// hbridgecontroller
module hbridgecontroller(
input PCLK, 				 
input PRESERN, 				 
input PSEL, 				 
input PENABLE, 				 
output wire PREADY, 		 
output wire PSLVERR,		 
input PWRITE,				 
input [31:0] PADDR,			 
input wire [31:0] PWDATA,	 
output reg [31:0] PRDATA,	 
output reg motor1_pwm,
output reg motor2_pwm,
output reg [1:0] motor1_ctrl,
output reg [1:0] motor2_ctrl
); 
assign PSLVERR = 0;
assign PREADY = 1;
wire write_enable = (PENABLE && PWRITE && PSEL);
wire read_enable = (!PWRITE && PSEL); 
wire M1CTRL_WRITE = write_enable && (PADDR[15:0] == 16'h0000);
wire M1CTRL_READ = read_enable && (PADDR[15:0] == 16'h0000);
wire M2CTRL_WRITE = write_enable && (PADDR[15:0] == 16'h0004);
wire M2CTRL_READ = read_enable && (PADDR[15:0] == 16'h0004);
wire M1SPEED_WRITE = write_enable && (PADDR[15:0] == 16'h0008);
wire M1SPEED_READ = read_enable && (PADDR[15:0] == 16'h0008);
wire M2SPEED_WRITE = write_enable && (PADDR[15:0] == 16'h000c);
wire M2SPEED_READ = read_enable && (PADDR[15:0] == 16'h000c);
reg [31:0] counter;
parameter PWM_PERIOD = 200000;   
reg [31:0] M1_duty, M2_duty;
reg [31:0] M1_duty_v, M2_duty_v;
always @(posedge PCLK)
begin
    if (!PRESERN) counter = 0;
    else if (counter >= PWM_PERIOD) counter = 0;
    else counter = counter + 1;
    if (counter < M1_duty && M1_duty > (PWM_PERIOD >> 4)) motor1_pwm <= 1;
    else motor1_pwm <= 0;
    if (counter < M2_duty && M2_duty > (PWM_PERIOD >> 4)) motor2_pwm <= 1;
    else motor2_pwm <= 0;
end
always @(posedge PCLK)
begin
    M1_duty_v = M1_duty;
    M2_duty_v = M2_duty;
	if(!PRESERN)
	begin
        M1_duty_v = 0;
        M2_duty_v = 0;
        motor1_ctrl = 2'b10;
        motor2_ctrl = 2'b10;
    end
    if (M1CTRL_WRITE)
    begin
        if (PWDATA != 0) motor1_ctrl = 2'b01;
        else motor1_ctrl = 2'b10;
    end
    else if (M1CTRL_READ)
    begin
        if (motor1_ctrl == 2'b10) PRDATA = 1;
        else PRDATA = 0;
    end
    if (M2CTRL_WRITE)
    begin
        if (PWDATA != 0) motor2_ctrl = 2'b01;
        else motor2_ctrl = 2'b10;
    end
    else if (M2CTRL_READ)
    begin
        if (motor2_ctrl == 2'b10) PRDATA = 1;
        else PRDATA = 0;
    end
    else if (M1SPEED_WRITE) 
    begin
  ...
Settings: LEC_CHECK=0, CAP_MARGIN=20, CORE_MARGIN=2, CORE_UTILIZATION=72, CTS_CLUSTER_DIAMETER=41, PLACE_DENSITY_LB_ADDON=0.28, SETUP_SLACK_MARGIN=4.03, SLEW_MARGIN=20; clock period 14.9 ns.
run.sh (not shown) runs the stock make flow with config.mk's settings and CLKGATE_MAP_FILE=.
The starting point stopped in clock tree synthesis (4_1_cts) on DPL-0038.
Then changed:
- CORE_UTILIZATION: 72 -> 58
- CTS_CLUSTER_DIAMETER: 41 -> not set
- PLACE_DENSITY_LB_ADDON: 0.28 -> not set
- SETUP_SLACK_MARGIN: 4.03 -> 2.36
- clock period: 14.9 -> 13.6 ns (I/O delays scaled with it)
Effect: This time the run produced a layout that fails on setup timing. Die area came out higher by 24%. Synthesized area stays the same. Synthesized cell count is unchanged.
Then changed:
- CORE_UTILIZATION: 58 -> 65
- CTS_CLUSTER_DIAMETER: not set -> 35
- SETUP_SLACK_MARGIN: 2.36 -> not set
- clock period: 13.6 -> 15.4 ns (I/O delays scaled with it)
The new run stopped in global routing (5_1_grt) (GRT-0232).
Die area is lower by 11%.
Synthesized cell count stays the same.
Synthesized area does not change.
Then changed:
- ABC_AREA: not set -> 0
- CORE_UTILIZATION: 65 -> 71
- CTS_CLUSTER_DIAMETER: 35 -> not set
- CTS_CLUSTER_SIZE: not set -> 57
- PLACE_DENSITY_LB_ADDON: not set -> 0.0
- SETUP_SLACK_MARGIN: not set -> 4.62
After rerunning:
- The new run aborted during clock tree synthesis (4_1_cts) on DPL-0038
- area after synthesis does not change
- synthesized cell count does not change
- die area shrinks by 8.3%
Then changed:
- ABC_AREA: 0 -> 1
- CTS_CLUSTER_SIZE: 57 -> not set
- PLACE_DENSITY_LB_ADDON: 0.0 -> 0.11
=> The changed run died in global routing (5_1_grt) on GRT-0232; die area rose slightly; area after synthesis rose slightly; synthesized cell count rose by a little under a tenth.
Then changed:
- ABC_AREA: 1 -> 0
- CORE_UTILIZATION: 71 -> 72
- PLACE_DENSITY_LB_ADDON: 0.11 -> 0.0
After rerunning: The changed run stopped in clock tree synthesis (4_1_cts) on DPL-0038. Area after synthesis shrinks by 0.59%. Die size shrinks by about 2%. Synthesized cell count shrinks by 8.1%.
